[design/flow/run.sh]
#!/bin/bash
# the make line also repeats each setting of config.mk as NAME=value (left out here)
make -C /OpenROAD-flow-scripts/flow DESIGN_CONFIG=/design/flow/config.mk WORK_HOME=/design/flow/orfs CLKGATE_MAP_FILE= finish
[design/flow/design.v]
`default_nettype none
module MagComp
  #(parameter WIDTH = 30)
  (output logic AltB, AeqB, AgtB,
   input logic [WIDTH-1:0] A,
   input logic [WIDTH-1:0] B);
  assign AltB= (A<B);
  assign AgtB= (A>B);
  assign AeqB= (A==B);
endmodule : MagComp
module Adder
  #(parameter WIDTH = 30)
  (output logic [WIDTH:0] S,
   input logic add,
   input logic [WIDTH-1:0] A,
   input logic [WIDTH-1:0] B);
  assign S = add ? A+B : A-B;
endmodule : Adder
module Multiplier
  #(parameter WIDTH = 30)
  (output logic [(WIDTH*2)-1:0] S,
   input logic [WIDTH-1:0] A,
   input logic [WIDTH-1:0] B);
  assign S = A*B;
endmodule : Multiplier
module Mux2to1
  #(parameter WIDTH = 30)
  (output logic [WIDTH-1:0]Y,
   input logic S,
   input logic [WIDTH-1:0]I0,
   input logic [WIDTH-1:0]I1);
  assign Y=S?I1:I0;
endmodule : Mux2to1
module Register
  #(parameter WIDTH = 3)
  (input logic [WIDTH-1:0] D,
   input logic en, clear,
   input logic clock,
   output logic [WIDTH-1:0] Q);
  always_ff @(posedge clock)
    if (clear)
      Q <= 0;
    else if (en)
      Q <= D;
    else
      Q <= Q;
endmodule: Register
module Counter
  #(parameter WIDTH = 4)
  (input logic clock,
   input logic clear,
   input logic en,
   output logic [WIDTH-1:0] Q);
  always_ff @(posedge clock) begin
    if (clear) begin
      Q <= 0;
    end
    else if (en) begin
      Q <= Q + 1'b1;
    end
    else begin
      Q <= Q;
    end
  end
endmodule: Counter
module Synchronizer
  (input logic async,
   input logic clock,
   output logic sync);
  logic tmp1, tmp2;
  assign tmp2 = tmp1;
  always_ff @(posedge clock)
    tmp1 <= async;
  always_ff @(posedge clock)
    sync <= tmp2;
endmodule : Synchronizer
module ShiftRegister_8_128 
  (input logic [7:0] data_in,
   input logic en,
   input logic clock, rst,
   output logic [127:0] Q);
  always_ff @(posedge clock) begin
    if (rst) begin
      Q <= 128'b0;
    end
    else if (en) begin
      Q <= {Q[119:0],data_in};
    end
    else begin
      Q <= Q;
    end
  end
endmodule : ShiftRegister_8_128
module ShiftRegister_6_96
  (input logic [5:0] data_in,
   input logic en,
   input logic clock, rst,
   output logic [95:0] Q);
  always_ff @(posedge clock) begin
    if (rst) begin
      Q <= 96'b0;
    end
    else if (en) begin
      Q <= {Q[89:0],data_in};
    end
    else begin
      Q <= Q;
    end
  end
endmodule : ShiftRegister_6_96
module ShiftRegister_48_96
  (input logic [47:0] data_in,
   input logic en,
   input logic clock, rst,
   output logic [95:0] Q);
  always_ff @(posedge clock) begin
    if (rst) begin
      Q <= 96'b0;
    end
    else if (en) begin
      Q <= {Q[47:0],data_in};
    end
    else begin
      Q <= Q;
    end
  end
endmodule : ShiftRegister_48_96
module edge_detector (
    input logic signal,
    input logic clk,
    output logic pulse
);
    logic tmp1;
    always_ff @(posedge clk) begin
        tmp1<=signal;
    end
    assign pulse = (~tmp1)& signal;
endmodule: edge_detector
module ShiftRegister_12_96
  (input logic [11:0] data_in,
   input logic en,
   input logic clock, rst,
   output logic [95:0] Q);
  always_ff @(posedge clock) begin
    if (rst) begin
      Q <= 96'b0;
    end
    else if (en) begin
      Q <= {Q[83:0],data_in};
    end
    else begin
      Q <= Q;
    end
  end
endmodule : ShiftRegister_12_96
module ShiftRegister_20_160
  (input logic [19:0] data_in,
   input logic en,
   input logic clock, rst,
   output logic [159:0] Q);
  always_ff @(posedge clock) begin
    if (rst) begin
      Q <= 160'b0;
    end
    else if (en) begin
      Q <= {Q[149:0],data_in};
    end
    else begin
      Q <= Q;
    end
  end
endmodule : ShiftRegister_20_160
module ShiftRegister_96_96
  (input logic [95:0] data_in,
   input logic en,
   input logic clock, rst,
   output logic [95:0] Q);
  always_ff @(posedge clock) begin
    if (rst) begin
      Q <= 96'b0;
    end
    else if (en) begin
      Q <= data_in;
    end
    else begin
      Q <= Q;
    end
  end
endmodule : ShiftRegister_96_96
module ShiftRegister_160_160
  (input logic [159:0] data_in,
   input logic en,
   input logic clock, rst,
   output logic [159:0] Q);
  always_ff @(posedge clock) begin
    if (rst) begin
      Q <= 160'b0;
    end
    else if (en) begin
      Q <= data_in;
    end
    else begin
      Q <= Q;
    end
  end
endmodule : ShiftRegister_160_160
module ShiftRegister_80_160
  (input logic [79:0] data_in,
   input logic en,
   input logic clock, rst,
   output logic [159:0] Q);
  always_ff @(posedge clock) begin
    if (rst) begin
      Q <= 160'b0;
    end
    else if (en) begin
      Q <= {Q[79:0],data_in};
    end
    else begin
      Q <= Q;
    end
  end
endmodule : ShiftRegister_80_160
module ShiftRegister_40_160
  (input logic [39:0] data_in,
   input logic en,
   input logic clock, rst,
   output logic [159:0] Q);
  always_ff @(posedge clock) begin
    if (rst) begin
      Q <= 160'b0;
    end
    else if (en) begin
      Q <= {Q[119:0],data_in};
    end
    else begin
      Q <= Q;
    end
  end
endmodule : ShiftRegister_40_160
`default_nettype none
module Add_Path(input logic [63:0] mat_A, mat_B,
                input logic clk, rst, add_en,
                input logic sign,
                output logic [159:0] mat_out,
                output logic finish);
    logic shift_en;
    logic [19:0] shift_in;
    logic [4:0] add1_out, add2_out;
    logic [3:0] add1_in1, add1_in2, add2_in1, add2_in2;
    Adder #(4) add1 (.S(add1_out), .add(~sign), .A(add1_in1), .B(add1_in2));
    Adder #(4) add2 (.S(add2_out), .add(~sign), .A(add2_in1), .B(add2_in2));
    assign shift_in[19:10] = {5'b0, add1_out};
    assign shift_in[9:0] = {5'b0, add2_out};
    ShiftRegister_20_160 shift1 (.data_in(shift_in), .en(shift_en), .clock(clk), .rst(rst), .Q(mat_out));
    add_fsm fsm (.mat_A(mat_A), .mat_B(mat_B), .clk(clk), .rst(rst), .add_en(add_en),
                 .add1_in1(add1_in1), .add1_in2(add1_in2), .add2_in1(add2_in1), .add2_in2(add2_in2),
                 .shift_en(shift_en), .finish(finish));
endmodule : Add_Path
module add_fsm (input logic [63:0] mat_A, mat_B,
                input logic clk, rst, add_en,
                output logic [3:0] add1_in1, add1_in2, add2_in1, add2_in2,
                output logic shift_en, finish);
    logic [3:0] mat_A_1, mat_A_2, mat_A_3, mat_A_4;
    logic [3:0] mat_A_5, mat_A_6, mat_A_7, mat_A_8;
    logic [3:0] mat_A_9, mat_A_10, mat_A_11, mat_A_12;
    logic [3:0] mat_A_13, mat_A_14, mat_A_15, mat_A_16;
    logic [3:0] mat_B_1, mat_B_2, mat_B_3, mat_B_4;
    logic [3:0] mat_B_5, mat_B_6, mat_B_7, mat_B_8;
    logic [3:0] mat_B_9, mat_B_10, mat_B_11, mat_B_12;
    logic [3:0] mat_B_13, mat_B_14, mat_B_15, mat_B_16;
    assign mat_A_1 = mat_A[63:60];
    assign mat_A_2 = mat_A[59:56];
    assign mat_A_3 = mat_A[55:52];
    assign mat_A_4 = mat_A[51:48];
    assign mat_A_5 = mat_A[47:44];
    assign mat_A_6 = mat_A[43:40];
    assign mat_A_7 = mat_A[39:36];
    assign mat_A_8 = mat_A[35:32];
    assign mat_A_9 = mat_A[31:28];
    assign mat_A_10 = mat_A[27:24];
    assign mat_A_11 = mat_A[23:20];
    assign mat_A_12 = mat_A[19:16];
    assign mat_A_13 = mat_A[15:12];
    assign mat_A_14 = mat_A[11:8];
    assign mat_A_15 = mat_A[7:4];
    assign mat_A_16 = mat_A[3:0];
    assign mat_B_1 = mat_B[63:60];
    assign mat_B_2 = mat_B[59:56];
    assign mat_B_3 = mat_B[55:52];
    assign mat_B_4 = mat_B[51:48];
    assign mat_B_5 = mat_B[47:44];
    assign mat_B_6 = mat_B[43:40];
    assign mat_B_7 = mat_B[39:36];
    assign mat_B_8 = mat_B[35:32];
    assign mat_B_9 = mat_B[31:28];
    assign mat_B_10 = mat_B[27:24];
    assign mat_B_11 = mat_B[23:20];
    assign mat_B_12 = mat_B[19:16];
    assign mat_B_13 = mat_B[15:12];
    assign mat_B_14 = mat_B[11:8];
    assign mat_B_15 = mat_B[7:4];
    assign mat_B_16 = mat_B[3:0];
    enum logic [3:0] {S,A1,A2,A3,A4,A5,A6,A7,A8,E} cur_state, n_state;
    always_comb begin
        case(cur_state)
            S: begin
                add1_in1 = 4'b0;
                add1_in2 = 4'b0;
                add2_in1 = 4'b0;
                add2_in2 = 4'b0;
                shift_en = 1'b0;
                finish = 1'b0;
                if(add_en) begin
                    n_state = A1;
                end
                else begin
                    n_state = S;
                end
            end
            A1: begin
                add1_in1 = mat_A_1;
                add1_in2 = mat_B_1;
                add2_in1 = mat_A_2;
                add2_in2 = mat_B_2;
                shift_en = 1'b1;
                finish = 1'b0;
                n_state = A2;
            end
            A2: begin
                add1_in1 = mat_A_3;
                add1_in2 = mat_B_3;
                add2_in1 = mat_A_4;
                add2_in2 = mat_B_4;
                shift_en = 1'b1;
                finish = 1'b0;
                n_state = A3;
            end
            A3: begin
                add1_in1 = mat_A_5;
                add1_in2 = mat_B_5;
                add2_in1 = mat_A_6;
                add2_in2 = mat_B_6;
                shift_en = 1'b1;
                finish = 1'b0;
                n_state = A4;
            end
            A4: begin
                add1_in1 = mat_A_7;
                add1_in2 = mat_B_7;
                add2_in1 = mat_A_8;
                add2_in2 = mat_B_8;
                shift_en = 1'b1;
                finish = 1'b0;
                n_state = A5;
            end
            A5: begin
                add1_in1 = mat_A_9;
                add1_in2 = mat_B_9;
                add2_in1 = mat_A_10;
                add2_in2 = mat_B_10;
                shift_en = 1'b1;
                finish = 1'b0;
                n_state = A6;
            end
            A6: begin
                add1_in1 = mat_A_11;
                add1_in2 = mat_B_11;
                add2_in1 = mat_A_12;
                add2_in2 = mat_B_12;
                shift_en = 1'b1;
                finish = 1'b0;
                n_state = A7;
            end
            A7: begin
                add1_in1 = mat_A_13;
                add1_in2 = mat_B_13;
                add2_in1 = mat_A_14;
                add2_in2 = mat_B_14;
                shift_en = 1'b1;
                finish = 1'b0;
                n_state = A8;
            end
            A8: begin
                add1_in1 = mat_A_15;
                add1_in2 = mat_B_15;
                add2_in1 = mat_A_16;
                add2_in2 = mat_B_16;
                shift_en = 1'b1;
                finish = 1'b0;
                n_state = E;
            end
            E: begin
                add1_in1 = 4'b0;
                add1_in2 = 4'b0;
                add2_in1 = 4'b0;
                add2_in2 = 4'b0;
                shift_en = 1'b0;
                finish = 1'b1;
                n_state = E;
            end
            default: begin
                add1_in1 = 4'b0;
                add1_in2 = 4'b0;
                add2_in1 = 4'b0;
                add2_in2 = 4'b0;
                shift_en = 1'b0;
                finish = 1'b0;
                n_state = S;
            end
        endcase
    end
    always_ff @(posedge clk) begin
        if(rst)
            cur_state <= S;
        else
            cur_state <= n_state;
    end
endmodule : add_fsm
`default_nettype none
module Multiply_Path(input logic [63:0] mat_A, mat_B,
                     input logic clk, rst, mult_en,
                     output logic [159:0] mat_out,
                     output logic finish);
    logic [3:0] mult1_in1, mult1_in2;
    logic [7:0] mult1_out;
    logic [3:0] mult2_in1, mult2_in2;
    logic [7:0] mult2_out;
    logic [3:0] mult3_in1, mult3_in2;
    logic [7:0] mult3_out;
    logic [3:0] mult4_in1, mult4_in2;
    logic [7:0] mult4_out;
    logic [3:0] mult5_in1, mult5_in2;
    logic [7:0] mult5_out;
    logic [3:0] mult6_in1, mult6_in2;
    logic [7:0] mult6_out;
    logic [3:0] mult7_in1, mult7_in2;
    logic [7:0] mult7_out;
    logic [3:0] mult8_in1, mult8_in2;
    logic [7:0] mult8_out;
    logic [7:0] add_in1, add_in2, add_in3, add_in4;
    logic [9:0] add_out;
    logic [7:0] add_in5, add_in6, add_in7, add_in8;
    logic [9:0] add_out2;
    logic layer_1_en, layer_2_en;
    Multiplier #(4) mult1(.S(mult1_out),
                          .A(mult1_in1),
                          .B(mult1_in2));
    Multiplier #(4) mult2(.S(mult2_out),
                          .A(mult2_in1),
                          .B(mult2_in2));
    Multiplier #(4) mult3(.S(mult3_out),
                          .A(mult3_in1),
                          .B(mult3_in2));
    Multiplier #(4) mult4(.S(mult4_out),
                          .A(mult4_in1),
                          .B(mult4_in2));
    Multiplier #(4) mult5(.S(mult5_out),
                          .A(mult5_in1),
                          .B(mult5_in2));
    Multiplier #(4) mult6(.S(mult6_out),
                          .A(mult6_in1),
                          .B(mult6_in2));
    Multiplier #(4) mult7(.S(mult7_out),
                          .A(mult7_in1),
                          .B(mult7_in2));
    Multiplier #(4) mult8(.S(mult8_out),
                          .A(mult8_in1),
                          .B(mult8_in2));
    Register #(32) layer_1_reg(.D({mult1_out, mult2_out, mult3_out, mult4_out}),
                               .en(layer_1_en),
                               .clock(clk),
                               .clear(rst),
                               .Q({add_in1, add_in2, add_in3, add_in4}));
    Register #(32) layer_1_2_reg(.D({mult5_out, mult6_out, mult7_out, mult8_out}),
                                 .en(layer_1_en),
                                 .clock(clk),
                                 .clear(rst),
                                 .Q({add_in5, add_in6, add_in7, add_in8}));
    assign add_out = add_in1 + add_in2 + add_in3 + add_in4;
    assign add_out2 = add_in5 + add_in6 + add_in7 + add_in8;
    ShiftRegister_20_160 shift_register(.data_in({add_out, add_out2}),
                                      .en(layer_2_en),
                                      .clock(clk),
                                      .rst(rst),
                                      .Q(mat_out));
    mult_fsm fsm(.mat_A(mat_A),
                 .mat_B(mat_B),
                 .clk(clk),
                 .rst(rst),
                 .mult_en(mult_en),
                 .mult1_in1(mult1_in1),
                 .mult1_in2(mult1_in2),
                 .mult2_in1(mult2_in1),
                 .mult2_in2(mult2_in2),
                 .mult3_in1(mult3_in1),
                 .mult3_in2(mult3_in2),
                 .mult4_in1(mult4_in1),
                 .mult4_in2(mult4_in2),
                 .mult5_in1(mult5_in1),
                 .mult5_in2(mult5_in2),
                 .mult6_in1(mult6_in1),
                 .mult6_in2(mult6_in2),
                 .mult7_in1(mult7_in1),
                 .mult7_in2(mult7_in2),
                 .mult8_in1(mult8_in1),
                 .mult8_in2(mult8_in2),
                 .layer_1_en(layer_1_en),
                 .layer_2_en(layer_2_en),
                 .finish(finish));
endmodule : Multiply_Path
module mult_fsm(input logic [63:0] mat_A, mat_B,
                input logic clk, rst, mult_en,
                output logic [3:0] mult1_in1, mult1_in2,
                output logic [3:0] mult2_in1, mult2_in2,
                output logic [3:0] mult3_in1, mult3_in2,
                output logic [3:0] mult4_in1, mult4_in2,
                output logic [3:0] mult5_in1, mult5_in2,
                output logic [3:0] mult6_in1, mult6_in2,
                output logic [3:0] mult7_in1, mult7_in2,
                output logic [3:0] mult8_in1, mult8_in2,
                output logic layer_1_en, layer_2_en, finish);
    logic [3:0] mat_A_1, mat_A_2, mat_A_3, mat_A_4;
    logic [3:0] mat_A_5, mat_A_6, mat_A_7, mat_A_8;
    logic [3:0] mat_A_9, mat_A_10, mat_A_11, mat_A_12;
    logic [3:0] mat_A_13, mat_A_14, mat_A_15, mat_A_16;
    logic [3:0] mat_B_1, mat_B_2, mat_B_3, mat_B_4;
    logic [3:0] mat_B_5, mat_B_6, mat_B_7, mat_B_8;
    logic [3:0] mat_B_9, mat_B_10, mat_B_11, mat_B_12;
    logic [3:0] mat_B_13, mat_B_14, mat_B_15, mat_B_16;
    assign mat_A_1 = mat_A[63:60];
    assign mat_A_2 = mat_A[59:56];
    assign mat_A_3 = mat_A[55:52];
    assign mat_A_4 = mat_A[51:48];
    assign mat_A_5 = mat_A[47:44];
    assign mat_A_6 = mat_A[43:40];
    assign mat_A_7 = mat_A[39:36];
    assign mat_A_8 = mat_A[35:32];
    assign mat_A_9 = mat_A[31:28];
    assign mat_A_10 = mat_A[27:24];
    assign mat_A_11 = mat_A[23:20];
    assign mat_A_12 = mat_A[19:16];
    assign mat_A_13 = mat_A[15:12];
    assign mat_A_14 = mat_A[11:8];
    assign mat_A_15 = mat_A[7:4];
    assign mat_A_16 = mat_A[3:0];
    assign mat_B_1 = mat_B[63:60];
    assign mat_B_2 = mat_B[59:56];
    assign mat_B_3 = mat_B[55:52];
    assign mat_B_4 = mat_B[51:48];
    assign mat_B_5 = mat_B[47:44];
    assign mat_B_6 = mat_B[43:40];
    assign mat_B_7 = mat_B[39:36];
    assign mat_B_8 = mat_B[35:32];
    assign mat_B_9 = mat_B[31:28];
    assign mat_B_10 = mat_B[27:24];
    assign mat_B_11 = mat_B[23:20];
    assign mat_B_12 = mat_B[19:16];
    assign mat_B_13 = mat_B[15:12];
    assign mat_B_14 = mat_B[11:8];
    assign mat_B_15 = mat_B[7:4];
    assign mat_B_16 = mat_B[3:0];
    enum logic [4:0] {S,M1,M2A1,M3A2,M4A3,M5A4,M6A5,M7A6,M8A7,A8,E} cur_state, n_state;
    always_comb begin
        case(cur_state)
            S: begin
                mult1_in1 = 4'b0;
                mult1_in2 = 4'b0;
                mult2_in1 = 4'b0;
                mult2_in2 = 4'b0;
                mult3_in1 = 4'b0;
                mult3_in2 = 4'b0;
                mult4_in1 = 4'b0;
                mult4_in2 = 4'b0;
                mult5_in1 = 4'b0;
                mult5_in2 = 4'b0;
                mult6_in1 = 4'b0;
                mult6_in2 = 4'b0;
                mult7_in1 = 4'b0;
                mult7_in2 = 4'b0;
                mult8_in1 = 4'b0;
                mult8_in2 = 4'b0;
                layer_1_en = 1'b0;
                layer_2_en = 1'b0;
                finish = 1'b0;
                if(mult_en)
                    n_state = M1;
                else
                    n_state = S;
            end
            M1: begin
                mult1_in1 = mat_A_1;
                mult1_in2 = mat_B_1;
                mult2_in1 = mat_A_2;
                mult2_in2 = mat_B_5;
                mult3_in1 = mat_A_3;
                mult3_in2 = mat_B_9;
                mult4_in1 = mat_A_4;
                mult4_in2 = mat_B_13;
                mult5_in1 = mat_A_1;
                mult5_in2 = mat_B_2;
                mult6_in1 = mat_A_2;
                mult6_in2 = mat_B_6;
                mult7_in1 = mat_A_3;
                mult7_in2 = mat_B_10;
                mult8_in1 = mat_A_4;
                mult8_in2 = mat_B_14;
                layer_1_en = 1'b1;
                layer_2_en = 1'b0;
                finish = 1'b0;
                n_state = M2A1;
            end
            M2A1: begin
                mult1_in1 = mat_A_1;
                mult1_in2 = mat_B_3;
                mult2_in1 = mat_A_2;
                mult2_in2 = mat_B_7;
                mult3_in1 = mat_A_3;
                mult3_in2 = mat_B_11;
                mult4_in1 = mat_A_4;
                mult4_in2 = mat_B_15;
                mult5_in1 = mat_A_1;
                mult5_in2 = mat_B_4;
                mult6_in1 = mat_A_2;
                mult6_in2 = mat_B_8;
                mult7_in1 = mat_A_3;
                mult7_in2 = mat_B_12;
                mult8_in1 = mat_A_4;
                mult8_in2 = mat_B_16;
                layer_1_en = 1'b1;
                layer_2_en = 1'b1;
                finish = 1'b0;
                n_state = M3A2;
            end
            M3A2: begin
                mult1_in1 = mat_A_5;
                mult1_in2 = mat_B_1;
                mult2_in1 = mat_A_6;
                mult2_in2 = mat_B_5;
                mult3_in1 = mat_A_7;
                mult3_in2 = mat_B_9;
                mult4_in1 = mat_A_8;
                mult4_in2 = mat_B_13;
                mult5_in1 = mat_A_5;
                mult5_in2 = mat_B_2;
                mult6_in1 = mat_A_6;
                mult6_in2 = mat_B_6;
                mult7_in1 = mat_A_7;
                mult7_in2 = mat_B_10;
                mult8_in1 = mat_A_8;
                mult8_in2 = mat_B_14;
                layer_1_en = 1'b1;
                layer_2_en = 1'b1;
                finish = 1'b0;
                n_state = M4A3;
            end
            M4A3: begin
                mult1_in1 = mat_A_5;
                mult1_in2 = mat_B_3;
                mult2_in1 = mat_A_6;
                mult2_in2 = mat_B_7;
                mult3_in1 = mat_A_7;
                mult3_in2 = mat_B_11;
                mult4_in1 = mat_A_8;
                mult4_in2 = mat_B_15;
                mult5_in1 = mat_A_5;
                mult5_in2 = mat_B_4;
                mult6_in1 = mat_A_6;
                mult6_in2 = mat_B_8;
                mult7_in1 = mat_A_7;
                mult7_in2 = mat_B_12;
                mult8_in1 = mat_A_8;
                mult8_in2 = mat_B_16;
                layer_1_en = 1'b1;
                layer_2_en = 1'b1;
                finish = 1'b0;
                n_state = M5A4;
            end
            M5A4: begin
                mult1_in1 = mat_A_9;
                mult1_in2 = mat_B_1;
                mult2_in1 = mat_A_10;
                mult2_in2 = mat_B_5;
                mult3_in1 = mat_A_11;
                mult3_in2 = mat_B_9;
                mult4_in1 = mat_A_12;
                mult4_in2 = mat_B_13;
                mult5_in1 = mat_A_9;
                mult5_in2 = mat_B_2;
                mult6_in1 = mat_A_10;
                mult6_in2 = mat_B_6;
                mult7_in1 = mat_A_11;
                mult7_in2 = mat_B_10;
                mult8_in1 = mat_A_12;
                mult8_in2 = mat_B_14;
                layer_1_en = 1'b1;
                layer_2_en = 1'b1;
                finish = 1'b0;
                n_state = M6A5;
            end
            M6A5: begin
                mult1_in1 = mat_A_9;
                mult1_in2 = mat_B_3;
                mult2_in1 = mat_A_10;
                mult2_in2 = mat_B_7;
                mult3_in1 = mat_A_11;
                mult3_in2 = mat_B_11;
                mult4_in1 = mat_A_12;
                mult4_in2 = mat_B_15;
                mult5_in1 = mat_A_9;
                mult5_in2 = mat_B_4;
                mult6_in1 = mat_A_10;
                mult6_in2 = mat_B_8;
                mult7_in1 = mat_A_11;
                mult7_in2 = mat_B_12;
                mult8_in1 = mat_A_12;
                mult8_in2 = mat_B_16;
                layer_1_en = 1'b1;
                layer_2_en = 1'b1;
                finish = 1'b0;
                n_state = M7A6;
            end
            M7A6: begin
                mult1_in1 = mat_A_13;
                mult1_in2 = mat_B_1;
                mult2_in1 = mat_A_14;
                mult2_in2 = mat_B_5;
                mult3_in1 = mat_A_15;
                mult3_in2 = mat_B_9;
                mult4_in1 = mat_A_16;
                mult4_in2 = mat_B_13;
                mult5_in1 = mat_A_13;
                mult5_in2 = mat_B_2;
                mult6_in1 = mat_A_14;
                mult6_in2 = mat_B_6;
                mult7_in1 = mat_A_15;
                mult7_in2 = mat_B_10;
                mult8_in1 = mat_A_16;
                mult8_in2 = mat_B_14;
                layer_1_en = 1'b1;
                layer_2_en = 1'b1;
                finish = 1'b0;
                n_state = M8A7;
            end
            M8A7: begin
                mult1_in1 = mat_A_13;
                mult1_in2 = mat_B_3;
                mult2_in1 = mat_A_14;
                mult2_in2 = mat_B_7;
                mult3_in1 = mat_A_15;
                mult3_in2 = mat_B_11;
                mult4_in1 = mat_A_16;
                mult4_in2 = mat_B_15;
                mult5_in1 = mat_A_13;
                mult5_in2 = mat_B_4;
                mult6_in1 = mat_A_14;
                mult6_in2 = mat_B_8;
                mult7_in1 = mat_A_15;
                mult7_in2 = mat_B_12;
                mult8_in1 = mat_A_16;
                mult8_in2 = mat_B_16;
                layer_1_en = 1'b1;
                layer_2_en = 1'b1;
                finish = 1'b0;
                n_state = A8;
            end
            A8: begin
                mult1_in1 = 4'b0;
                mult1_in2 = 4'b0;
                mult2_in1 = 4'b0;
                mult2_in2 = 4'b0;
                mult3_in1 = 4'b0;
                mult3_in2 = 4'b0;
                mult4_in1 = 4'b0;
                mult4_in2 = 4'b0;
                mult5_in1 = 4'b0;
                mult5_in2 = 4'b0;
                mult6_in1 = 4'b0;
                mult6_in2 = 4'b0;
                mult7_in1 = 4'b0;
                mult7_in2 = 4'b0;
                mult8_in1 = 4'b0;
                mult8_in2 = 4'b0;
                layer_1_en = 1'b0;
                layer_2_en = 1'b1;
                finish = 1'b0;
                n_state = E;
            end
            E: begin
                mult1_in1 = 4'b0;
                mult1_in2 = 4'b0;
                mult2_in1 = 4'b0;
                mult2_in2 = 4'b0;
                mult3_in1 = 4'b0;
                mult3_in2 = 4'b0;
                mult4_in1 = 4'b0;
                mult4_in2 = 4'b0;
                mult5_in1 = 4'b0;
                mult5_in2 = 4'b0;
                mult6_in1 = 4'b0;
                mult6_in2 = 4'b0;
                mult7_in1 = 4'b0;
                mult7_in2 = 4'b0;
                mult8_in1 = 4'b0;
                mult8_in2 = 4'b0;
                layer_1_en = 1'b0;
                layer_2_en = 1'b0;
                finish = 1'b1;
                n_state = E;
            end
            default: begin
                mult1_in1 = 4'b0;
                mult1_in2 = 4'b0;
                mult2_in1 = 4'b0;
                mult2_in2 = 4'b0;
                mult3_in1 = 4'b0;
                mult3_in2 = 4'b0;
                mult4_in1 = 4'b0;
                mult4_in2 = 4'b0;
                mult5_in1 = 4'b0;
                mult5_in2 = 4'b0;
                mult6_in1 = 4'b0;
                mult6_in2 = 4'b0;
                mult7_in1 = 4'b0;
                mult7_in2 = 4'b0;
                mult8_in1 = 4'b0;
                mult8_in2 = 4'b0;
                layer_1_en = 1'b0;
                layer_2_en = 1'b0;
                finish = 1'b0;
                n_state = S;
            end
        endcase
    end
    always_ff @(posedge clk) begin
        if(rst)
            cur_state <= S;
        else
            cur_state <= n_state;
    end
endmodule : mult_fsm
`default_nettype none
module Matrix_Calculator 
    (input logic [7:0] data_in,
     input logic enter, sw,
     input logic [1:0] operation,
     input logic clk, rst,
     output logic [4:0] data_out,
     output logic finish, error,
     output logic [3:0] index);
    logic input_en;
    logic[127:0] input_matrix;
    logic[1:0] input_op;
    logic[159:0] add_output, mul_output;
    logic[159:0] selected_output;
    logic[63:0] input_matrix_A, input_matrix_B;
    logic add_en, mul_en;
    logic add_finish, mul_finish;
    logic switch_pulse, enter_pulse;
    assign input_matrix_A = input_matrix[127:64];
    assign input_matrix_B = input_matrix[63:0];
    ShiftRegister_8_128 shift_register(.data_in(data_in),
                                      .en(enter_pulse && input_en),
                                      .clock(clk),
                                      .rst(rst),
                                      .Q(input_matrix));
    Register #(2) op_reg(.D(operation),
                         .en(enter_pulse && input_en),
                         .clock(clk),
                         .clear(rst),
                         .Q(input_op));
    Mux2to1 #(160) output_mux(.Y(selected_output),
                             .I1(add_output),
                             .I0(mul_output),
                             .S(input_op[1]));
    matrix_calc_fsm fsm(.clk(clk),
                        .rst(rst),
                        .enter(enter_pulse),
                        .add_finish(add_finish),
                        .mul_finish(mul_finish),
                        .finish(finish),
                        .input_op(input_op),
                        .input_en(input_en),
                        .error(error),
                        .mul_en(mul_en),
                        .add_en(add_en));
    Add_Path add_logic(.mat_A(input_matrix_A),
                       .mat_B(input_matrix_B),
                       .clk(clk),
                       .rst(rst),
                       .add_en(add_en),
                       .sign(input_op[0]),
                       .mat_out(add_output),
                       .finish(add_finish));
    Multiply_Path mul_logic(.mat_A(input_matrix_A),
                            .mat_B(input_matrix_B),
                            .clk(clk),
                            .rst(rst),
                            .mult_en(mul_en),
                            .mat_out(mul_output),
                            .finish(mul_finish));
    edge_detector sw_de(.clk(clk),
                        .signal(sw),
                        .pulse(switch_pulse));
    edge_detector ed_de(.clk(clk),
                        .signal(enter),
                        .pulse(enter_pulse));
    logic [4:0] index_count;
    Counter #(5) index_counter(.clock(clk),
                               .clear(rst),
                               .en(finish && switch_pulse),
                               .Q(index_count));
    assign index = index_count[4:1];
    always_comb begin
        case(index_count)
            5'b0000_0: data_out = selected_output[159:155];
            5'b0000_1: data_out = selected_output[154:150];
            5'b0001_0: data_out = selected_output[149:145];
            5'b0001_1: data_out = selected_output[144:140];
            5'b0010_0: data_out = selected_output[139:135];
            5'b0010_1: data_out = selected_output[134:130];
            5'b0011_0: data_out = selected_output[129:125];
            5'b0011_1: data_out = selected_output[124:120];
            5'b0100_0: data_out = selected_output[119:115];
            5'b0100_1: data_out = selected_output[114:110];
            5'b0101_0: data_out = selected_output[109:105];
            5'b0101_1: data_out = selected_output[104:100];
            5'b0110_0: data_out = selected_output[99:95];
            5'b0110_1: data_out = selected_output[94:90];
            5'b0111_0: data_out = selected_output[89:85];
            5'b0111_1: data_out = selected_output[84:80];
            5'b1000_0: data_out = selected_output[79:75];
            5'b1000_1: data_out = selected_output[74:70];
            5'b1001_0: data_out = selected_output[69:65];
            5'b1001_1: data_out = selected_output[64:60];
            5'b1010_0: data_out = selected_output[59:55];
            5'b1010_1: data_out = selected_output[54:50];
            5'b1011_0: data_out = selected_output[49:45];
            5'b1011_1: data_out = selected_output[44:40];
            5'b1100_0: data_out = selected_output[39:35];
            5'b1100_1: data_out = selected_output[34:30];
            5'b1101_0: data_out = selected_output[29:25];
            5'b1101_1: data_out = selected_output[24:20];
            5'b1110_0: data_out = selected_output[19:15];
            5'b1110_1: data_out = selected_output[14:10];
            5'b1111_0: data_out = selected_output[9:5];
            5'b1111_1: data_out = selected_output[4:0];
            default: data_out = 5'b0;
        endcase
    end
endmodule : Matrix_Calculator
module matrix_calc_fsm (input logic clk, rst,
                        input logic enter,
                        input logic [1:0] input_op,
                        input logic add_finish, mul_finish,
                        output logic finish,
                        output logic input_en, error,
                        output logic mul_en, add_en);
    enum logic [4:0] {S,S1,S2,S3,S4,S5,S6,S7,S8,
                      S9,S10,S11,S12,S13,S14,S15,S16,
                      M,A,E,F} cur_state, n_state;
    always_comb begin
        case(cur_state)
            S: begin
                input_en = 1'b1;
                error = 1'b0;
                mul_en = 1'b0;
                add_en = 1'b0;
                finish = 1'b0;
                if(enter) begin
                    n_state = S1;
                end
                else begin
                    n_state = S;
                end
            end
            S1: begin
                input_en = 1'b1;
                error = 1'b0;
                mul_en = 1'b0;
                add_en = 1'b0;
                finish = 1'b0;
                if(enter) begin
                    n_state = S2;
                end
                else begin
                    n_state = S1;
                end
            end
            S2: begin
                input_en = 1'b1;
                error = 1'b0;
                mul_en = 1'b0;
                add_en = 1'b0;
                finish = 1'b0;
                if(enter) begin
                    n_state = S3;
                end
                else begin
                    n_state = S2;
                end
            end
            S3: begin
                input_en = 1'b1;
                error = 1'b0;
                mul_en = 1'b0;
                add_en = 1'b0;
                finish = 1'b0;
                if(enter) begin
                    n_state = S4;
                end
                else begin
                    n_state = S3;
                end
            end
            S4: begin
                input_en = 1'b1;
                error = 1'b0;
                mul_en = 1'b0;
                add_en = 1'b0;
                finish = 1'b0;
                if(enter) begin
                    n_state = S5;
                end
                else begin
                    n_state = S4;
                end
            end
            S5: begin
                input_en = 1'b1;
                error = 1'b0;
                mul_en = 1'b0;
                add_en = 1'b0;
                finish = 1'b0;
                if(enter) begin
                    n_state = S6;
                end
                else begin
                    n_state = S5;
                end
            end
            S6: begin
                input_en = 1'b1;
                error = 1'b0;
                mul_en = 1'b0;
                add_en = 1'b0;
                finish = 1'b0;
                if(enter) begin
                    n_state = S7;
                end
                else begin
                    n_state = S6;
                end
            end
            S7: begin
                input_en = 1'b1;
                error = 1'b0;
                mul_en = 1'b0;
                add_en = 1'b0;
                finish = 1'b0;
                if(enter) begin
                    n_state = S8;
                end
                else begin
                    n_state = S7;
                end
            end
            S8: begin
                input_en = 1'b1;
                error = 1'b0;
                mul_en = 1'b0;
                add_en = 1'b0;
                finish = 1'b0;
                if(enter) begin
                    n_state = S9;
                end
                else begin
                    n_state = S8;
                end
            end
            S9: begin
                input_en = 1'b1;
                error = 1'b0;
                mul_en = 1'b0;
                add_en = 1'b0;
                finish = 1'b0;
                if(enter) begin
                    n_state = S10;
                end
                else begin
                    n_state = S9;
                end
            end
            S10: begin
                input_en = 1'b1;
                error = 1'b0;
                mul_en = 1'b0;
                add_en = 1'b0;
                finish = 1'b0;
                if(enter) begin
                    n_state = S11;
                end
                else begin
                    n_state = S10;
                end
            end
            S11: begin
                input_en = 1'b1;
                error = 1'b0;
                mul_en = 1'b0;
                add_en = 1'b0;
                finish = 1'b0;
                if(enter) begin
                    n_state = S12;
                end
                else begin
                    n_state = S11;
                end
            end
            S12: begin
                input_en = 1'b1;
                error = 1'b0;
                mul_en = 1'b0;
                add_en = 1'b0;
                finish = 1'b0;
                if(enter) begin
                    n_state = S13;
                end
                else begin
                    n_state = S12;
                end
            end
            S13: begin
                input_en = 1'b1;
                error = 1'b0;
                mul_en = 1'b0;
                add_en = 1'b0;
                finish = 1'b0;
                if(enter) begin
                    n_state = S14;
                end
                else begin
                    n_state = S13;
                end
            end
            S14: begin
                input_en = 1'b1;
                error = 1'b0;
                mul_en = 1'b0;
                add_en = 1'b0;
                finish = 1'b0;
                if(enter) begin
                    n_state = S15;
                end
                else begin
                    n_state = S14;
                end
            end
            S15: begin
                input_en = 1'b1;
                error = 1'b0;
                mul_en = 1'b0;
                add_en = 1'b0;
                finish = 1'b0;
                if(enter) begin
                    n_state = S16;
                end
                else begin
                    n_state = S15;
                end
            end
            S16: begin
                input_en = 1'b0;
                mul_en = 1'b0;
                add_en = 1'b0;
                finish = 1'b0;
                if (input_op == 2'b00) begin
                    n_state = M;
                    error = 1'b0;
                    mul_en = 1'b1;
                end
                else if (input_op[1] == 1'b1) begin
                    n_state = A;
                    error = 1'b0;
                    add_en = 1'b1;
                end
                else begin
                    n_state = F;
                    error = 1'b1;
                end
            end
            F: begin
                input_en = 1'b0;
                error = 1'b1;
                mul_en = 1'b0;
                add_en = 1'b0;
                finish = 1'b0;
                n_state = F;
            end
            M: begin
                input_en = 1'b0;
                mul_en = 1'b0;
                add_en = 1'b0;
                error = 1'b0;
                if (mul_finish) begin
                    n_state = E;
                    finish = 1'b1;
                end
                else begin
                    n_state = M;
                    finish = 1'b0;
                end
            end
            A: begin
                input_en = 1'b0;
                mul_en = 1'b0;
                add_en = 1'b0;
                error = 1'b0;
                if (add_finish) begin
                    n_state = E;
                    finish = 1'b1;
                end
                else begin
                    n_state = A;
                    finish = 1'b0;
                end
            end
            E: begin
                input_en = 1'b0;
                mul_en = 1'b0;
                add_en = 1'b0;
                error = 1'b0;
                finish = 1'b1;
                n_state = E;
            end
            default: begin
                input_en = 1'b0;
                mul_en = 1'b0;
                add_en = 1'b0;
                error = 1'b0;
                finish = 1'b0;
                n_state = S;
            end
        endcase
    end
    always_ff @(posedge clk) begin
        if(rst)
            cur_state <= S;
        else
            cur_state <= n_state;
    end
endmodule : matrix_calc_fsm
`default_nettype none
module my_chip (
    input logic [11:0] io_in,  
    output logic [11:0] io_out,  
    input logic clock,
    input logic reset  
);
    logic [7:0] data_in;
    logic enter, sw;
    logic rst;
    logic [1:0] operation;
    logic [4:0] data_out;
    logic finish, error;
    logic [3:0] index;
    Synchronizer sync1(.async(io_in[0]), .clock(clock), .sync(data_in[0]));
    Synchronizer sync2(.async(io_in[1]), .clock(clock), .sync(data_in[1]));
    Synchronizer sync3(.async(io_in[2]), .clock(clock), .sync(data_in[2]));
    Synchronizer sync4(.async(io_in[3]), .clock(clock), .sync(data_in[3]));
    Synchronizer sync5(.async(io_in[4]), .clock(clock), .sync(data_in[4]));
    Synchronizer sync6(.async(io_in[5]), .clock(clock), .sync(data_in[5]));
    Synchronizer sync7(.async(io_in[6]), .clock(clock), .sync(data_in[6]));
    Synchronizer sync8(.async(io_in[7]), .clock(clock), .sync(data_in[7]));
    Synchronizer sync9(.async(io_in[8]), .clock(clock), .sync(enter));
    Synchronizer sync10(.async(io_in[9]), .clock(clock), .sync(sw));
    Synchronizer sync11(.async(io_in[10]), .clock(clock), .sync(operation[0]));
    Synchronizer sync12(.async(io_in[11]), .clock(clock), .sync(operation[1]));
    Synchronizer sync13(.async(reset), .clock(clock), .sync(rst));
    assign io_out[4:0] = data_out[4:0];
    assign io_out[5] = finish;
    assign io_out[6] = error;
    assign io_out[10:7] = index[3:0];
    assign io_out[11] = 1'b0;
    Matrix_Calculator matrix_calculator(.data_in(data_in),
                                        .enter(enter),
                                        .sw(sw),
                                        .operation(operation), 
                                        .clk(clock), 
                                        .rst(rst), 
                                        .data_out(data_out), 
                                        .finish(finish), 
                                        .error(error), 
                                        .index(index));
endmodule
[design/flow/constraint.sdc]
create_clock -name core_clock -period 6.86 [get_ports {clock}]
set_input_delay 1.3720 -clock core_clock [delete_from_list [all_inputs] [get_ports {clock}]]
set_output_delay 1.3720 -clock core_clock [all_outputs]
set_load 0.01 [all_outputs]
[design/flow/config.mk]
export PLATFORM = sky130hd
export DESIGN_NAME = my_chip
export DESIGN_NICKNAME = my_chip
export VERILOG_FILES = /design/flow/design.v
export SDC_FILE = /design/flow/constraint.sdc
export NUM_CORES = 4
export LEC_CHECK = 0
export CAP_MARGIN = 20
export CORE_MARGIN = 2
export CORE_UTILIZATION = 40
export SETUP_SLACK_MARGIN = 1.26
export SLEW_MARGIN = 20
==> results of run 1 <==
-- layer usage --
layer  GRT usage, %  wire (µm)  share of wire [%]  vias to the layer above
li1               -          -                  -                    10500
met1          28.03      31140                 45                    10280
met2          33.82      32450                 47                      627
met3          2.644       3704                5.3                      141
met4          7.261       2277                3.3                        0
met5              0          0                  0                        -
-- layout make-up --
type | count | area [µm²]
Clock buffer | 73 | 1534
Clock inverter | 31 | 441.7
Fill cell | 6208 | 34870
Inverter | 68 | 255.2
Multi-Input combinational cell | 2324 | 14010
Sequential cell | 509 | 10200
Tap cell | 846 | 1059
Timing Repair Buffer | 70 | 601.8
-- timing repair --
item,in CTS,in global routing
gates resized,1,1
endpoints found under the setup margin,5,3
pin swaps,0,0
==> run summary, run 1 <==
The synthesis and place-and-route flow finished, so here is a summary.

The run finished with no timing, DRC or antenna violations. The number of cells in Yosys stat came out at 3131. The count of placed standard cells in the final layout, fillers left out is 3921. The critical path's slowest stage uses the library cell a2111oi_0. The count of nets left with antenna violations after detail routing came out at 0. The startpoint kind of the worst setup timing path is a register. The critical path is of the register to output pin type.

Of all nets on the critical path, the largest fanout is 22. The switching share of power came out at 22.20%. The highest cell delay on the worst timing path came out at 0.81 ns.

The initial antenna violation count came to 0. The via total after detailed routing is 21550. After detailed routing, the number of vias per cell comes to 5.496. The routability-driven placement congestion ratio came out at 0.8928. The data required time reported for the critical path is 5.49 ns. The main area contributors are dfxtp_1 (40%), nand2_1 (13%), a21oi_1 (9.3%). Note that the worst hold path type here is register to register. The startpoint of the worst hold path is sync13.tmp1.

The total net switching power came out at 1.405 mW. The number of distinct library cells after synthesis came out at 68. Per report_power, the combinational group accounts for 2.1% of the total. The horizontal die dimension is 256.1 µm. The number of CTS-inserted buffers is 55. A synthesized cell averages 8.122 µm². The placed instance area came out at 0.02611 mm².

The most common flop cell mapped by yosys is dfxtp_1. The number of max-cap violations is 0. The total routing usage reported by global routing is 20.67%. The reg-to-reg setup timing slack came out at 2.48 ns. The cell area that synthesis handed to floorplanning was 0.02543 mm². The maximum clock insertion buffer count came out at 3. The internal power component is 4.924 mW. Setup repair after global routing left no endpoint under its margin. The cell-mix breakdown from Yosys lists the compound-gate area share as 19.15%. Yosys shows that the main logic family after synthesis is simple AND/OR/NAND/NOR gates. Counting every net in the synthesized netlist gives 3341.

The worst setup path is captured at an output pin. Counting instances in the post-synthesis netlist gives the leading cell types as nand2_1 (888), dfxtp_1 (509), a21oi_1 (472), nor2_1 (157), clkbuf_1 (153). Data arrives at the worst endpoint at 3.94 ns.

The finished layout cell area is 0.02810 mm². TritonCTS built the clock tree. The height of the die came out at 256.1 µm. The H-tree depth reported by CTS is 2. Per the OpenROAD floorplan log, the area of the die is 0.06561 mm². The finished design was reported to have a net count of 3238. The final tally of hold violations came out at 0. The area figure in the yosys stat output is 0.02543 mm². The cell depth of the worst hold path came out at 0. The synthesized design spends more area on one cell type than any other, namely dfxtp_1.

The tightest hold margin came out at 0.3243 ns. The global-route wire length before repair came out at 111.5 mm. The critical path runs through a total of 8 cells. The aggregate global routing overflow came out at 0. The clock period minus final worst setup slack is 5.313 ns. Max-slew check failures listed in the final report amount to 0. In this run, power in combinational logic comes to 0.134 mW. Listed in order, past its start point the critical path passes inv_1 -> ha_1 -> nor2b_1 -> nand2_1 -> o22ai_1 -> a2111oi_0 -> nand4_1 -> clkdlybuf4s50_1. For hold timing, the worst endpoint is sync13.sync. In this design, the largest share of critical-path delay is due to AND-OR/OR-AND gates.

The area share of the leading cell type in the synthesized netlist came out at 40.07%. The sequential power came out at 2.98 mW. Entering global routing, the biggest net connects 230 pins.

The post-CTS setup-driven buffer insertion count came out at 0. The share of the synthesized netlist area taken by xor and xnor gates came out at 1.412%. The number of setup violations in the final report is 0. The worst register-to-register path begins at matrix_calculator.mul_logic.fsm.cur_state[10]. The number of global-route vias before repair is 20210. The cell count after placement is 3817.

The worst register-to-register path has a depth of 15. The post-detailed-placement half-perimeter wirelength came out at 46.88 mm. The multiplexer area fraction after synthesis came out at 2.017%.

The initial DRC count is 2040. The highest attainable clock frequency is 188.2 MHz. The count of inserted antenna diode cells is 0. The clock network consumes a total of 3.21 mW. The number of search-and-repair iterations in the first detailed-routing pass is 8. The number of placement rows is 92. The Yosys step of the flow raised 11 warnings. The clock skew came out at 0.02145 ns. The maximum ir drop on the vdd rail is 0.2314 mV.

The synthesis-to-finish area growth is 10.48%. The group that draws the most power in this run is clock. For reference, the critical path is launched at matrix_calculator.index_counter.Q[1]. The post-synthesis adder-cell area fraction came out at 11.59%.

The post-placement setup slack is 1.789 ns. The post-synthesis sequential area ratio came out at 40.07%. The final wirelength is 69.57 mm.

The port buffer count came out at 24. The end of the worst register-to-register path is matrix_calculator.mul_logic.layer_1_2_reg.Q[31]. The simple-gate share of the synthesized area came out at 20.67%. The library cell used as clock root buffer is clkbuf_16.

The tool warning count is 34. Of the total power, the clock network draws 50.8%. The final-layout setup total negative slack is 0 ns. The number of flip-flops and latches in the synthesized netlist is 509. Registers are responsible for 47.1% of the overall power. TritonRoute output was used to compute an average wire per cell of 17.74 µm. The clock transition at the registers of the reported paths is 0.06 ns. The number of hold buffers added after CTS was 0.

The fraction of the core area occupied by cells at floorplan is 40.39%. The ratio of total power to cell area came out at 225.3 mW/mm². The cell count after synthesis is 3131. The placeable core region is 0.06297 mm². Measured on the finished design, the core utilization comes to 44.62%. The DRC violation total left in the routed layout is recorded as 0.

After layout, the worst path uses 77.45% of the clock period. The total buffers and inverters traversed by the critical path is 2. The endpoint of the worst setup timing path is io_out[1]. The synthesis stats list as the most numerous cell nand2_1. The clock sink count came out at 509. The transition time of the tightest slew-check pin is 1.082 ns.

The post-route total power is 6.329 mW. The share of async-settable or async-resettable flops after synthesis is 0%. The final critical-path setup slack came out at 1.547 ns. The number of I/O pins is 26. The headroom to the max-slew limit is 27.87%. Clock latency on the worst-skew pair, taken at its later pin, is 0.63 ns. The count of flip-flops with a built-in enable after synthesis came out at 0. The leakage power came out at 9.833 nW.
==> inputs of run 2 (changes only) <==
- ABC_AREA: default -> 1
- CORE_UTILIZATION: 40 -> 72
- CTS_CLUSTER_DIAMETER: default -> 220
- CTS_CLUSTER_SIZE: default -> 30
- GPL_ROUTABILITY_DRIVEN: default -> 0
- GPL_TIMING_DRIVEN: default -> 1
- HOLD_SLACK_MARGIN: default -> 0.28
- MAX_ROUTING_LAYER: default -> met5
- PLACE_DENSITY_LB_ADDON: default -> 0.19
- SETUP_SLACK_MARGIN: 1.26 -> 0.66
- TNS_END_PERCENT: default -> 35
- clock period: 6.86 -> 4.05 ns (I/O delays scaled with it)
==> run 2 against run 1 <==
  * Critical path depth up 9
  * Setup slack worse by 1.1 ns
  * Wire length up 7.9%
  * Sequential power up 74%
  * Utilization up 33 points
  * Cell count up 5.1%
  * Flip-flop count unchanged
  * Synthesized cell count up 19%
  * Combinational power rose to 3.2 times the previous value
  * Hold slack better by 0.0070 ns
  * Highest routed layer unchanged
==> run summary, run 2 <==
The synthesis and place-and-route flow finished, so here is a summary.

The most used flip-flop cell after synthesis is dfxtp_1. The number of search-and-repair iterations in the first detailed-routing pass is 8 (unchanged). The sequential power is 5.18 mW (+74%). The cell depth of the worst hold path came out at 0 (unchanged). The worst path arrival time is 4.06 ns (+0.12 ns).

The sum of met3 wire segment lengths after detailed routing came to 6.179 mm (+67%). The synthesis-to-finish area growth came out at 6.185%. The number of placement rows was 70 (-24%). The layout net count came to 3861 (+19%). The clock group power is 2.45 mW (-24%). The combined flip-flop and latch cell area is 0.01022 mm² (+0.16%). The final critical-path share of the clock period came out at 88.31% (+11 points). The highest cell delay on the worst timing path is 0.56 ns (-0.25 ns). The post-synthesis adder-cell area fraction is 11.01% (-0.59 points). The multiplexer area fraction after synthesis came to 0% (-2.0 points). The number of I/O pins came to 26 (unchanged). The reg-to-reg critical path startpoint is matrix_calculator.mul_logic.fsm.cur_state[9]. The highest-delay cell along the critical path is fa_1.

The worst setup path is launched from a register. The post-detailed-placement half-perimeter wirelength is 49.77 mm (+6.2%). The required time at the worst-slack endpoint is 4.53 ns (-0.96 ns).

The leakage power was 13.11 nW (+33%). The reg-to-reg setup timing slack was 0.47 ns (-2.01 ns). The full die area came to 0.03876 mm² (-41%).

The part of the total power dissipated in sequential elements is 64.2% (+17 points). The share of the synthesized netlist area taken by xor and xnor gates is 1.439% (+0.027 points). The simple-gate share of the synthesized area came out at 23.35% (+2.7 points). The final wirelength is 75.05 mm (+7.9%). The endpoint of the worst setup timing path is matrix_calculator.mul_logic.layer_1_reg.Q[30]. Yosys shows that the main logic family after synthesis is simple AND/OR/NAND/NOR gates. The number of max-slew violations in the final report is 0 (unchanged). The final tally of hold violations came out at 0 (unchanged). STA lists the startpoint of the worst hold path as sync12.tmp1.

The H-tree depth reported by CTS is 1 (-1). The height of the die came out at 196.9 µm (-23%). The critical path is of the register to register type.

The share of async-settable or async-resettable flops after synthesis came to 0% (unchanged). The total net switching power came out at 1.929 mW (+37%). The filler cell count is 2685 (-57%). The number of stages on the worst setup path came to 17 (+9). The netlist area before placement is 0.02678 mm² (+5.3%). The worst-path maximum fanout came out at 4 (-82%). The maximum ir drop on the vdd rail is 0.4068 mV (+76%). The area share of the leading cell type in the synthesized netlist is 38.05% (-2.0 points). The transition time of the tightest slew-check pin is 0.9981 ns (-0.08381 ns). The endpoint of the worst hold-timing path is sync12.sync. The power share of the combinational group was 5.3% (+3.2 points). The number of design rule violations left after detail routing is 0 (unchanged). The headroom to the max-slew limit is 33.46% (+5.6 points). The tightest hold margin came out at 0.3312 ns (+0.006965 ns). The port buffer count is 24 (unchanged). The placed instance area came to 0.02697 mm² (+3.3%).

The clock share of power came out at 30.4% (-20 points). The aggregate global routing overflow came out at 0 (unchanged). The run finished with no timing, DRC or antenna violations.

TritonCTS built the clock tree. The number of CTS-inserted buffers came to 20 (-64%). The synthesized net count is 3938 (+18%). The final-layout setup total negative slack came to 0 ns (unchanged). The number of vias per cell after detailed routing came to 6.070 (+10%). The number of flip-flops and latches in the synthesized netlist is 509 (unchanged). The routed wirelength normalized by instance count was 18.22 µm (+2.7%). The fraction of the core area occupied by cells at floorplan came out at 73.16% (+33 points). The dominant delay contributor by cell family on the critical path is adder cells. The placeable core region came out at 0.03661 mm² (-42%).

The area figure in the yosys stat output was 0.02678 mm² (+5.3%). The power in combinational cells came out at 0.429 mW (+220%). The critical path goes through inv_2 -> nand2_2 -> inv_2 -> nand3_4 -> buf_4 -> clkinvlp_4 -> o22ai_2 -> nand2_1 -> fa_1 -> inv_2 -> fa_1 -> inv_1 -> fa_1 -> o21ai_0 -> xor2_1 -> o21ai_0 -> inv_1.

The path depth of the worst reg2reg path is 17 (+2). The via total after detailed routing is 25010 (+16%). The clock period minus final worst setup slack is 3.576 ns. The count of nets left with antenna violations after detail routing was 0 (unchanged). The global-route wire length before repair came to 117.3 mm (+5.2%). The routed length on met2 is 34.61 mm (+6.6%). The maximum clock insertion buffer count is 3 (unchanged). The clock transition at the registers of the reported paths came to 0.11 ns (+0.05 ns). The routed metal-1 wire length is 27.75 mm (-11%).

Setup repair after global routing could not meet its margin everywhere. The worst register-to-register path ends at matrix_calculator.mul_logic.layer_1_reg.Q[30]. The number of global-route vias before repair is 23570 (+17%). The worst setup path is captured at a register.

The total area of multi-input combinational cells came to 0.01461 mm² (+4.3%). The AND-OR/OR-AND share of the synthesized area is 16.86% (-2.3 points). The number of cells in Yosys stat is 3728 (+19%). The cell with the most instances after synthesis is nor2_1. The clock latency on the worst-skew pair came out at 0.58 ns (-0.05 ns). The average size of a mapped cell was 7.184 µm² (-12%). Sorting the synthesized cells by area gives the leading types as dfxtp_1 (38%), nor2_1 (9.9%), nand2_1 (9.6%). The count of flip-flops with a built-in enable after synthesis came out at 0 (unchanged). The horizontal die dimension came out at 196.9 µm (-23%). The internal power component came to 6.131 mW (+24%). The final critical-path setup slack was 0.4736 ns (-1.073 ns). The tool warning count is 35 (+2.9%). The min-delay analysis places its worst path in the category register to register. Looking at area per cell type in the netlist, the leader is dfxtp_1. The post-placement setup slack was 0.2280 ns (-1.561 ns). The ratio of total power to cell area is 283.4 mW/mm² (+26%). The highest routing layer actually used is met4.

The finished layout cell area came out at 0.02844 mm² (+1.2%). The clock sink count came out at 509 (unchanged). The post-route total power is 8.060 mW (+27%). The clock skew came out at 0.02099 ns (-0.0004582 ns). The pin count of the biggest net entering global routing came out at 189 (-18%).

Per the CTS log, the root buffer master is clkbuf_16. The switching share of power came out at 23.94% (+1.7 points). The number of setup violations in the final report is 0 (unchanged). The cell count after synthesis is 3728 (+19%). The initial antenna violation count came out at 1 (+1).

The total routing usage reported by global routing is 37.45% (+17 points). The initial DRC count is 2966 (+45%). The highest attainable clock frequency came out at 279.6 MHz. The number of distinct library cells after synthesis came out at 44 (-35%).

The number of max-cap violations came out at 0 (unchanged). The post-synthesis sequential area ratio is 38.05% (-2.0 points). Ranked by instance count, the synthesized netlist is headed by nor2_1 (705), nand2_1 (688), dfxtp_1 (509), o21ai_0 (464), inv_1 (356). The most critical setup path has its startpoint at matrix_calculator.mul_logic.fsm.cur_state[9].

The total buffers and inverters traversed by the critical path is 7 (+5). The total of warnings raised by yosys is 11 (unchanged). Per report_power, the top consumer among the power groups is registers.
run 2: metrics by stage:
stage          util (%)  instances
6_report          77.68       4120
5_1_grt           77.68       4119
4_1_cts           76.23       4093
3_5_place_dp      73.66       4054
3_3_place_gp      73.66       4054
2_1_floorplan         -       3728
run 2: timing repair:
action,4_1_cts,5_1_grt
cloned,2,1
pin swaps,8,15
hold buffers,0,0
setup buffers,15,25
gates resized,81,81
endpoints found under the setup margin,41,44
run 2: per-layer routing:
| layer | global-route usage [%] | vias to the layer above |
|---|---|---|
| met5 | 0 | - |
| met2 | 62.56 | 1385 |
| li1 | - | 11790 |
| met1 | 44.40 | 11420 |
| met3 | 5.578 | 420 |
| met4 | 26.57 | 0 |
run 2: area by class of cell:
| type | instances | area share (%) |
|---|---|---|
| Sequential cell | 509 | 35.92 |
| Timing Repair inverter | 1 | 0.02640 |
| Multi-Input combinational cell | 2632 | 51.36 |
| Antenna cell | 1 | 0.008799 |
| Clock buffer | 21 | 1.773 |
| Clock inverter | 1 | 0.05719 |
| Timing Repair Buffer | 104 | 3.586 |
| Inverter | 383 | 5.213 |
| Tap cell | 468 | 2.059 |
==> inputs of run 3 (changes only) <==
- ABC_AREA: 1 -> default
- CORE_UTILIZATION: 72 -> 40
- CTS_CLUSTER_DIAMETER: 220 -> default
- CTS_CLUSTER_SIZE: 30 -> default
- GPL_ROUTABILITY_DRIVEN: 0 -> default
- GPL_TIMING_DRIVEN: 1 -> default
- HOLD_SLACK_MARGIN: 0.28 -> default
- MAX_ROUTING_LAYER: met5 -> default
- PLACE_DENSITY_LB_ADDON: 0.19 -> default
- SETUP_SLACK_MARGIN: 0.66 -> default
- TNS_END_PERCENT: 35 -> default
- clock period: 4.05 -> 5.88 ns (I/O delays scaled with it)
==> run 3 against run 2 <==
  * Largest cell class unchanged
  * Highest routed layer unchanged
  * Setup slack better by 0.12 ns
  * Count of clock-buffer cells in the layout up 55
  * Clock skew up 0.00068 ns
  * Still clean on timing, DRC and antenna
==> run summary, run 3 <==
The synthesis and place-and-route flow finished, so here is a summary.

The total net switching power is 1.600 mW (-17%). The initial antenna violation count is 0 (-1). The launch point of the worst min-delay path is recorded as sync4.tmp1.

The total routing usage reported by global routing came to 20.92% (-17 points). The number of max-cap violations came to 0 (unchanged). Setup repair after global routing left no endpoint under its margin. The simple-gate share of the synthesized area came to 20.67% (-2.7 points). The number of design rule violations left after detail routing is 0 (unchanged). The clock period minus final worst setup slack came out at 5.283 ns. The clock sink count is 509 (unchanged). According to the hold report, the worst path is of the register to register type. The number of global-route vias before repair is 20610 (-13%). The largest total area in the synthesized netlist belongs to dfxtp_1.

The area share of the leading cell type in the synthesized netlist came out at 40.07% (+2.0 points). The number of vias per cell after detailed routing is 5.499 (-9.4%). The count of nets left with antenna violations after detail routing is 0 (unchanged). The number of setup violations in the final report is 0 (unchanged). The largest individual stage delay along the critical path comes from the cell a211oi_1. The clock latency on the worst-skew pair came out at 0.62 ns (+0.04 ns). The cell count after synthesis is 3131 (-16%). The pin count of the biggest net entering global routing is 202 (+6.9%). Per STA, the startpoint of the critical path is matrix_calculator.index_counter.Q[1].

The routability-driven placement congestion ratio is 0.9433. The number of placement rows is 92 (+31%). The clock group power is 3.46 mW (+41%). The highest cell delay on the worst timing path came out at 0.71 ns (+0.15 ns). The area figure in the yosys stat output was 0.02543 mm² (-5.0%). The H-tree depth reported by CTS came out at 2 (+1). TritonCTS built the clock tree. The hold-fix buffer count after cts came out at 0 (unchanged). The switching share of power is 22.52% (-1.4 points).

The number of I/O pins is 26 (unchanged). Among the stages of the critical path, the cell type that occurs most often is ha_1. The clock skew is 0.02167 ns (+0.0006764 ns). The final tally of hold violations came out at 0 (unchanged). The layout net count came out at 3239 (-16%). The maximum clock insertion buffer count came out at 3 (unchanged).

The post-synthesis sequential area ratio is 40.07% (+2.0 points). According to the timing report, the critical path is captured at io_out[3]. The final wirelength is 70.58 mm (-6.0%). The worst path arrival time is 4.11 ns (+0.05 ns). The number of distinct library cells after synthesis is 68 (+55%). The placeable core region is 0.06297 mm² (+72%). The critical path in this run is classified as register to output pin.

The filler cell count is 6218 (+130%). The number of search-and-repair iterations in the first detailed-routing pass was 6 (-2). The number of max-slew violations in the final report came out at 0 (unchanged). Walking the worst path, the cells encountered are ha_1 -> inv_1 -> nor2_1 -> ha_1 -> nor4_1 -> o311ai_0 -> a211oi_1 -> a222oi_1 -> o2111ai_1 -> clkdlybuf4s50_1.

Per the run report, area growth between synthesis and finish was 9.963%. The tool warning count came out at 34 (-2.9%). The number of CTS-inserted buffers came out at 55 (+180%).

The endpoint of the worst hold path is reported as sync4.sync. The commonest cells after synthesis are nand2_1 (888), dfxtp_1 (509), a21oi_1 (472), nor2_1 (157), clkbuf_1 (153). The number of stages on the worst setup path was 10 (-7).

The count of inserted antenna diode cells came out at 0 (-1). The number of gates given a new drive strength after cts is 0 (-100%). Looking at the reg2reg group, the worst path ends at matrix_calculator.mul_logic.layer_1_2_reg.Q[23].

The full die area came out at 0.06561 mm² (+69%). The horizontal die dimension came to 256.1 µm (+30%). The part of the total power dissipated in sequential elements is 49.1% (-15 points). The maximum ir drop on the vdd rail is 0.2255 mV (-45%). The port buffer count came to 24 (unchanged). The power share of the combinational group is 2.2% (-3.1 points). The share of async-settable or async-resettable flops after synthesis came out at 0% (unchanged).

The sequential power was 3.48 mW (-33%). The clock share of power is 48.8% (+18 points). The routed wirelength normalized by instance count is 18.00 µm (-1.2%).

The netlist area before placement is 0.02543 mm² (-5.0%). The synthesized net count was 3341 (-15%). Per report_power, the top consumer among the power groups is registers.

The post-detailed-placement half-perimeter wirelength is 47.88 mm (-3.8%). The number of flip-flops and latches in the synthesized netlist is 509 (unchanged). The post-synthesis adder-cell area fraction was 11.59% (+0.59 points).

The reg-to-reg setup timing slack came to 1.34 ns (+0.87 ns). The required time at the worst-slack endpoint came out at 4.70 ns (+0.17 ns). The run finished with no timing, DRC or antenna violations. The fraction of the core area occupied by cells at floorplan came out at 40.39% (-33 points). The combinational family with the most area after synthesis is simple AND/OR/NAND/NOR gates.

The via total after detailed routing came out at 21560 (-14%). The startpoint kind of the worst setup timing path is a register. The cell depth of the worst hold path is 0 (unchanged). The multiplexer area fraction after synthesis was 2.017% (+2.0 points).

The type of destination of the critical path is an output pin. The power in combinational cells came out at 0.154 mW (-64%). The initial DRC count is 1995 (-33%). The ratio of total power to cell area came out at 254.0 mW/mm² (-10%). Grouping stages by cell kind, the critical path spends the most delay in AND-OR/OR-AND gates.

The headroom to the max-slew limit is 24.46% (-9.0 points). The most common flop cell mapped by yosys is dfxtp_1. The average size of a mapped cell came out at 8.122 µm² (+13%). The share of the synthesized netlist area taken by xor and xnor gates is 1.412% (-0.027 points). Clock tree synthesis selected as its root buffer the cell clkbuf_16. The aggregate global routing overflow came out at 0 (unchanged). The count of placed standard cells in the final layout, fillers left out was 3921 (-4.8%). The path depth of the worst reg2reg path came to 14 (-3). The total of warnings raised by yosys is 11 (unchanged).

The cell with the most instances after synthesis is nand2_1. The worst-path maximum fanout was 11 (+7). The total buffers and inverters traversed by the critical path is 2 (-5). The leakage power came out at 9.795 nW (-25%). The number of cells in Yosys stat came to 3131 (-16%). The internal power component is 5.504 mW (-10%).

The post-CTS setup-driven buffer insertion count is 0 (-15). The final-layout setup total negative slack is 0 ns (unchanged). The global-route wire length before repair came out at 112.8 mm (-3.9%). The transition time of the tightest slew-check pin came out at 1.133 ns (+0.1350 ns). The height of the die is 256.1 µm (+30%). The cell count after placement came out at 3818 (-5.8%). The count of flip-flops with a built-in enable after synthesis came out at 0 (unchanged).

The clock transition at the registers of the reported paths came out at 0.06 ns (-0.05 ns). In this run the critical register-to-register path is launched from matrix_calculator.mul_logic.fsm.cur_state[1]. Ranked by total cell area, the synthesized netlist is headed by dfxtp_1 (40%), nand2_1 (13%), a21oi_1 (9.3%). The AND-OR/OR-AND share of the synthesized area is 19.15% (+2.3 points). The highest attainable clock frequency is 189.3 MHz. The final critical-path share of the clock period is 89.85% (+1.5 points).
-- run 3: per-stage QoR --
stage / setup slack, ns / total power [mW] / util (%) / instance area, µm² / hold slack, ns
final: 0.5969 / 7.103 / 44.41 / 27960 / 0.3249
after global routing: 0.4460 / 7.340 / 44.41 / 27960 / 0.3343
after CTS: 0.7128 / 7.174 / 44.40 / 27950 / 0.3280
after detailed placement: 1.396 / 3.715 / 41.50 / 26130 / 0.3143
after global placement: 1.491 / 3.713 / 41.50 / 26130 / 0.3105
after floorplan: 2.033 / 3.658 / - / 25430 / 0.3096
-- run 3: final cells by class --
class                      instances  area (µm²)  share of cell area (%)
multi-input combinational       2324       14010                   50.09
sequential                       509       10200                   36.47
clock buffer                      76        1565                   5.597
tap                              846        1059                   3.785
timing repair buffer              71       618.1                   2.210
clock inverter                    27       261.5                  0.9351
inverter                          68       255.2                  0.9128
-- run 3: layer usage --
| layer | wire length [µm] | track usage [%] | vias up |
|---|---|---|---|
| met4 | 2501 | 8.073 | 0 |
| li1 | - | - | 10500 |
| met2 | 32260 | 33.67 | 619 |
| met3 | 3711 | 2.931 | 129 |
| met5 | 0 | 0 | - |
| met1 | 32110 | 28.38 | 10310 |
Power and IR drop assume default switching activity.
